## axi_dma_controller
module axi_dma_controller #(
    parameter int ADDR_WD = 32,
    parameter int DATA_WD = 32,
    parameter int CHANNEL_COUNT = 8,  
    parameter int MAX_BURST_LEN = 16,  
    localparam int STRB_WD = DATA_WD / 8
) (
    input wire                    clk,
    input wire                    rst,
    input wire                    cmd_valid,
    input wire [ADDR_WD-1:0]      cmd_src_addr,
    input wire [ADDR_WD-1:0]      cmd_dst_addr,
    input wire [1:0]              cmd_burst,
    input wire [ADDR_WD-1:0]      cmd_len,
    input wire [2:0]              cmd_size,
    output wire                   cmd_ready,
    output wire                   M_AXI_ARVALID,
    output wire [ADDR_WD-1:0]     M_AXI_ARADDR,
    output wire [7:0]             M_AXI_ARLEN,
    output wire [2:0]             M_AXI_ARSIZE,
    output wire [1:0]             M_AXI_ARBURST,
    input wire                    M_AXI_ARREADY,
    input wire                    M_AXI_RVALID,
    input wire [DATA_WD-1:0]      M_AXI_RDATA,
    input wire [1:0]              M_AXI_RRESP,
    input wire                    M_AXI_RLAST,
    output wire                   M_AXI_RREADY,
    output wire                   M_AXI_AWVALID,
    output wire [ADDR_WD-1:0]     M_AXI_AWADDR,
    output wire [7:0]             M_AXI_AWLEN,
    output wire [2:0]             M_AXI_AWSIZE,
    output wire [1:0]             M_AXI_AWBURST,
    input wire                    M_AXI_AWREADY,
    output wire                   M_AXI_WVALID,
    output wire [DATA_WD-1:0]     M_AXI_WDATA,
    output wire [STRB_WD-1:0]     M_AXI_WSTRB,
    output wire                   M_AXI_WLAST,
    input wire                    M_AXI_WREADY,
    input wire                    M_AXI_BVALID,
    input wire [1:0]              M_AXI_BRESP,
    output wire                   M_AXI_BREADY
);
Size: roughly 9500 cells after synthesis, about 2000 flip-flops, ~280 I/O pins.
clock: 13.4 ns
lec_check: 0
abc_area: 1
cap_margin: 15
cell_pad_in_sites_detail_placement: 1
cell_pad_in_sites_global_placement: 3
core_margin: 8
core_utilization: 16
place_density_lb_addon: 0.02
slew_margin: 20
tns_end_percent: 85
run.sh (not shown) runs the stock make flow with config.mk's settings and CLKGATE_MAP_FILE=.
==> next run, changes <==
ABC_AREA = unset   (was 1)
CAP_MARGIN = 20   (was 15)
CELL_PAD_IN_SITES_DETAIL_PLACEMENT = unset   (was 1)
CELL_PAD_IN_SITES_GLOBAL_PLACEMENT = unset   (was 3)
CORE_MARGIN = 2   (was 8)
CORE_UTILIZATION = 14   (was 16)
PLACE_DENSITY_LB_ADDON = unset   (was 0.02)
TNS_END_PERCENT = unset   (was 85)
clock period = 12.5 ns   (was 13.4 ns; I/O delays follow)
Result:
- combinational power came out lower by roughly a tenth
- clock-buffer cell count came out lower by 138
- wire length came out lower by a quarter to a third
- synthesized cell count came out lower by a quarter to a third
- global-route usage came out lower by 5.9 points
- power came out lower by a little under a tenth
==> next run, changes <==
CORE_UTILIZATION = 40   (was 14)
clock period = 11.7 ns   (was 12.5 ns; I/O delays follow)
What happened: The new run went through all stages and came out clean; final area falls by 5.0%; synthesized cell count is unchanged; cell count falls by 36%; wire length falls by 11%; hold slack loses 0.016 ns; power rises by 9.8%; synthesized area stays the same; worst setup slack gains 0.13 ns.
==> next run, changes <==
CORE_UTILIZATION = 61   (was 40)
CTS_CLUSTER_SIZE = 37   (was unset)
SETUP_SLACK_MARGIN = 1.83   (was unset)
clock period = 6.48 ns   (was 11.7 ns; I/O delays follow)
What happened: With this change the flow ran to the end with violations: setup timing. Synthesized area stays the same. Utilization climbs by 31 points. Worst setup slack loses 4.0 ns. Via count came out higher by about 10%. Clock-buffer cell count decreases by 9.

---

axi_dma_controller again, from the RTL that the note above started with.
clock: 6.42 ns
lec_check: 0
cap_margin: 20
core_aspect_ratio: 0.71
core_margin: 2
core_utilization: 64
cts_cluster_size: 57
gpl_routability_driven: 1
gpl_timing_driven: 1
max_routing_layer: met5
place_density_lb_addon: 0.01
setup_slack_margin: 1.84
slew_margin: 10
tns_end_percent: 5
The starting point ran to the end with violations: setup timing.
Rerun with:
- CORE_UTILIZATION: 64 -> 72
- CTS_CLUSTER_SIZE: 57 -> 47
- PLACE_DENSITY_LB_ADDON: 0.01 -> 0.0
- SETUP_SLACK_MARGIN: 1.84 -> -0.19
- clock period: 6.42 -> 2.58 ns (I/O delays scaled with it)
Outcome:
- This time the run stopped in 5_1_grt with GRT-0116
- synthesized area is unchanged
- die size falls by 11%
- synthesized cell count stays the same
Rerun with:
- CORE_UTILIZATION: 72 -> 70
- SETUP_SLACK_MARGIN: -0.19 -> 0.74
The changed run ended with an error in 5_1_grt.
Area after synthesis does not change.
Synthesized cell count stays the same.
Die area came out higher by a few percent.
Rerun with:
- CORE_MARGIN: 2 -> 9
- CORE_UTILIZATION: 70 -> 28
- CTS_CLUSTER_SIZE: 47 -> default
- PLACE_DENSITY: default -> 0.41
- PLACE_DENSITY_LB_ADDON: 0.0 -> default
- SETUP_SLACK_MARGIN: 0.74 -> 1.08
- TNS_END_PERCENT: 5 -> default
- clock period: 2.58 -> 6.42 ns (I/O delays scaled with it)
The changed run finished with setup timing left.
Synthesized area does not change.
Die size rises to 2.6 times its value.
Synthesized cell count is unchanged.

---

Starting RTL as in the previous note.
export LEC_CHECK = 0
export ABC_AREA = 1
export CAP_MARGIN = 15
export CELL_PAD_IN_SITES_GLOBAL_PLACEMENT = 3
export CORE_MARGIN = 8
export CORE_UTILIZATION = 48
export PLACE_DENSITY_LB_ADDON = 0.02
export SLEW_MARGIN = 20
export TNS_END_PERCENT = 85
create_clock -name core_clock -period 11.6 [get_ports {clk}]
The starting point completed without violations.
Then changed:
- ABC_AREA: 1 -> default
- CAP_MARGIN: 15 -> 20
- CELL_PAD_IN_SITES_GLOBAL_PLACEMENT: 3 -> default
- CORE_MARGIN: 8 -> 2
- CORE_UTILIZATION: 48 -> 70
- PLACE_DENSITY_LB_ADDON: 0.02 -> default
- TNS_END_PERCENT: 85 -> default
- clock period: 11.6 -> 11.7 ns (I/O delays scaled with it)
Outcome: The changed run completed without violations. Wire length falls by 3.3%. Via count came out lower by 9.8%. Total power goes down by 3.3%. Utilization is higher by 26 points. Cell area went down by 1.7%. Non-clock buffer count rose by 93. Sequential share of layout area rises by 0.92 points. Setup slack loses 180 ps. Synthesized cell count came out lower by 33%.
Then changed:
- CTS_CLUSTER_SIZE: default -> 25
- SETUP_SLACK_MARGIN: default -> -0.56
- clock period: 11.7 -> 9.14 ns (I/O delays scaled with it)
After rerunning: The changed run did not get past global routing with ODB-0269; synthesized area does not change; synthesized cell count does not change; die size does not change.
Then changed:
- CORE_UTILIZATION: 70 -> 58
- CTS_CLUSTER_SIZE: 25 -> default
- SETUP_SLACK_MARGIN: -0.56 -> default
- clock period: 9.14 -> 6.48 ns (I/O delays scaled with it)
=> With this change the flow completed and failed the layout checks on setup timing; area after synthesis is unchanged; synthesized cell count does not change; die size goes up by about a fifth.
Then changed:
- ABC_AREA: default -> 1
- CORE_UTILIZATION: 58 -> 72
- CTS_CLUSTER_SIZE: default -> 15
- HOLD_SLACK_MARGIN: default -> 0.28
- PLACE_DENSITY_LB_ADDON: default -> 0.02
- SETUP_SLACK_MARGIN: default -> 1.89
After rerunning: The changed run ended with an error in global routing on GRT-0232. Die size is lower by about 18%. Synthesized area went up by about 1.5%. Synthesized cell count came out higher by 49%.

---

Setup of run A:
Starting RTL as in the previous note.
Settings: LEC_CHECK=0, ABC_AREA=1, CAP_MARGIN=40, CORE_MARGIN=2, CORE_UTILIZATION=72, CTS_CLUSTER_DIAMETER=89, CTS_CLUSTER_SIZE=79, PLACE_DENSITY_LB_ADDON=0.3, SETUP_SLACK_MARGIN=-0.17, SLEW_MARGIN=20; clock period 3.67 ns.
Run A terminated abnormally: 5_1_grt reported GRT-0232.
## Diff of input files: run B against run A
- CTS_CLUSTER_SIZE no longer set, was 79
- PLACE_DENSITY_LB_ADDON no longer set, was 0.3
- CAP_MARGIN now 20, was 40
- CTS_CLUSTER_DIAMETER no longer set, was 89
- SETUP_SLACK_MARGIN no longer set, was -0.17
- the clock period (ns, I/O delays scaled along) now 5.2, was 3.67
Notes after the runs:
On die size, run B and run A are basically level. Run B | ERROR | 5_1_grt. Delta (run B minus run A): buffers inserted during post-CTS setup optimization decreased 18%; number of gates resized after CTS increased 0.49%. Of run B and run A, the run reporting the higher level count of the clock H-tree was run B. Deepest clock path buffer count: run A vs run B identical. Number of rows created at floorplan: run A vs run B — no meaningful difference. Diff run B..run A | quantity of hold-fixing buffers added after cts | unchanged. Placed instance count: run B and run A compared, higher one is run A.
Input changes introduced in run C (baseline for comparison: run B):
- a change of CORE_UTILIZATION from 72 to 57
- a deleted ABC_AREA that had been 1
- a change of the clock period (ns, I/O delays scaled along) from 5.2 to 8.75
Results
- Compared with run B, run C shows area fraction in mux cells higher by 14 points.
- Reported for run C and run B, total number of clock tree sinks turned out identical to the last digit.
- Of run C and run B, it is run C that has the higher area of the placeable core.
- [flow] run C | stages: complete | final checks: fail | reason: negative setup slack
- Going from run B to run C, count of distinct cell types in the synthesized netlist went up by 44, gate count after technology mapping went down by 3,127.
- Against run B, run C comes in 1.5% lower on area of the synthesized netlist per yosys stat.
- Taking run B as the reference, in run C post-synthesis cell area went down; number of placed instances with taps included went down; die extent in x went up.
Edits applied to the flow inputs when going from run C to run D:
- changing CORE_UTILIZATION from 57 to 70
- setting SETUP_SLACK_MARGIN to 1.2 for the first time
- changing the clock period (ns, I/O delays scaled along) from 8.75 to 4.59
### Flow results
Run C has a higher vertical die dimension than run D. The placeable core area in run C is 1.2 times that in run D. Going from run C to run D, the die area was shrunk. The flow ended early for run D: it failed with a tool error in 5_1_grt. Diff run C and run D: total cell area at the placement stage higher in run D.

---

Starting RTL as in the previous note.
Design axi_dma_controller, start of the top module:
module axi_dma_controller #(
    parameter int ADDR_WD = 32,
    parameter int DATA_WD = 32,
    parameter int CHANNEL_COUNT = 8,  
    parameter int MAX_BURST_LEN = 16,  
    localparam int STRB_WD = DATA_WD / 8
) (
    input wire                    clk,
    input wire                    rst,
    input wire                    cmd_valid,
    input wire [ADDR_WD-1:0]      cmd_src_addr,
    input wire [ADDR_WD-1:0]      cmd_dst_addr,
    input wire [1:0]              cmd_burst,
    input wire [ADDR_WD-1:0]      cmd_len,
    input wire [2:0]              cmd_size,
    output wire                   cmd_ready,
    output wire                   M_AXI_ARVALID,
    output wire [ADDR_WD-1:0]     M_AXI_ARADDR,
    output wire [7:0]             M_AXI_ARLEN,
    output wire [2:0]             M_AXI_ARSIZE,
    output wire [1:0]             M_AXI_ARBURST,
    input wire                    M_AXI_ARREADY,
    input wire                    M_AXI_RVALID,
    input wire [DATA_WD-1:0]      M_AXI_RDATA,
    input wire [1:0]              M_AXI_RRESP,
    input wire                    M_AXI_RLAST,
    output wire                   M_AXI_RREADY,
    output wire                   M_AXI_AWVALID,
    output wire [ADDR_WD-1:0]     M_AXI_AWADDR,
    output wire [7:0]             M_AXI_AWLEN,
    output wire [2:0]             M_AXI_AWSIZE,
    output wire [1:0]             M_AXI_AWBURST,
    input wire                    M_AXI_AWREADY,
    output wire                   M_AXI_WVALID,
    output wire [DATA_WD-1:0]     M_AXI_WDATA,
    output wire [STRB_WD-1:0]     M_AXI_WSTRB,
    output wire                   M_AXI_WLAST,
    input wire                    M_AXI_WREADY,
    input wire                    M_AXI_BVALID,
    input wire [1:0]              M_AXI_BRESP,
    output wire                   M_AXI_BREADY
);
clock: 9.08 ns
lec_check: 0
cap_margin: 20
cell_pad_in_sites_detail_placement: 0
core_aspect_ratio: 1.93
core_margin: 2
core_utilization: 25
cts_cluster_size: 46
gpl_timing_driven: 0
min_routing_layer: met2
place_density_lb_addon: 0.05
setup_slack_margin: -0.82
slew_margin: 5
tns_end_percent: 60
The starting point finished but fails on setup timing.
Change:
Settings changed: CELL_PAD_IN_SITES_DETAIL_PLACEMENT 0 to default, CORE_ASPECT_RATIO 1.93 to default, CORE_UTILIZATION 25 to 40, CTS_CLUSTER_SIZE 46 to default, GPL_TIMING_DRIVEN 0 to default, MIN_ROUTING_LAYER met2 to default, PLACE_DENSITY_LB_ADDON 0.05 to default, SETUP_SLACK_MARGIN -0.82 to default, SLEW_MARGIN 5 to 20, TNS_END_PERCENT 60 to default.
Clock period 9.08 ns to 12.0 ns, I/O delays scaled along.
The changed run went through all stages and came out clean. Final area drops by 8.2%. Power drops by 36%. Wire length drops by 37%. Sequential power drops by 26%. Cell count drops by 19%. Global-route usage drops by 11 points.
Change:
Settings changed: CAP_MARGIN 20 to 35, CORE_MARGIN 2 to 3, CORE_UTILIZATION 40 to 28, CTS_CLUSTER_DIAMETER from default to 236, GPL_ROUTABILITY_DRIVEN from default to 0, PLACE_DENSITY_LB_ADDON from default to 0.24.
Outcome:
- The changed run completed with no timing, DRC or antenna violations
- sequential share of layout area came out lower by 1.7 points
- via count is about the same
- fmax came out higher by 0.70%
- core utilization came out lower by 13 points
- setup slack improved by 0.081 ns
- clock skew came out lower by 0.0056 ns
- total power came out higher by 3.4%
- non-clock buffer count came out higher by 129
Change:
Settings changed: ABC_AREA from default to 1, CAP_MARGIN 35 to 20, CELL_PAD_IN_SITES_GLOBAL_PLACEMENT from default to 3, CORE_MARGIN 3 to 2, CORE_UTILIZATION 28 to 40, CTS_CLUSTER_DIAMETER 236 to default, GPL_ROUTABILITY_DRIVEN 0 to default, PLACE_DENSITY_LB_ADDON 0.24 to 0.12.
Effect:
- hold slack is about the same
- setup slack gains 0.088 ns
- non-clock buffer count shrinks by 208
- routed wire length came out higher by 7.5%
- cell area came out lower by about 2.5%
- clock-buffer cell count came out higher by 20
- clock skew is higher by 0.0066 ns
- fmax grows by 0.77%
- global-route usage came out higher by 8.4 points
Power figures rest on the tool's default switching activity, not on a simulated workload.
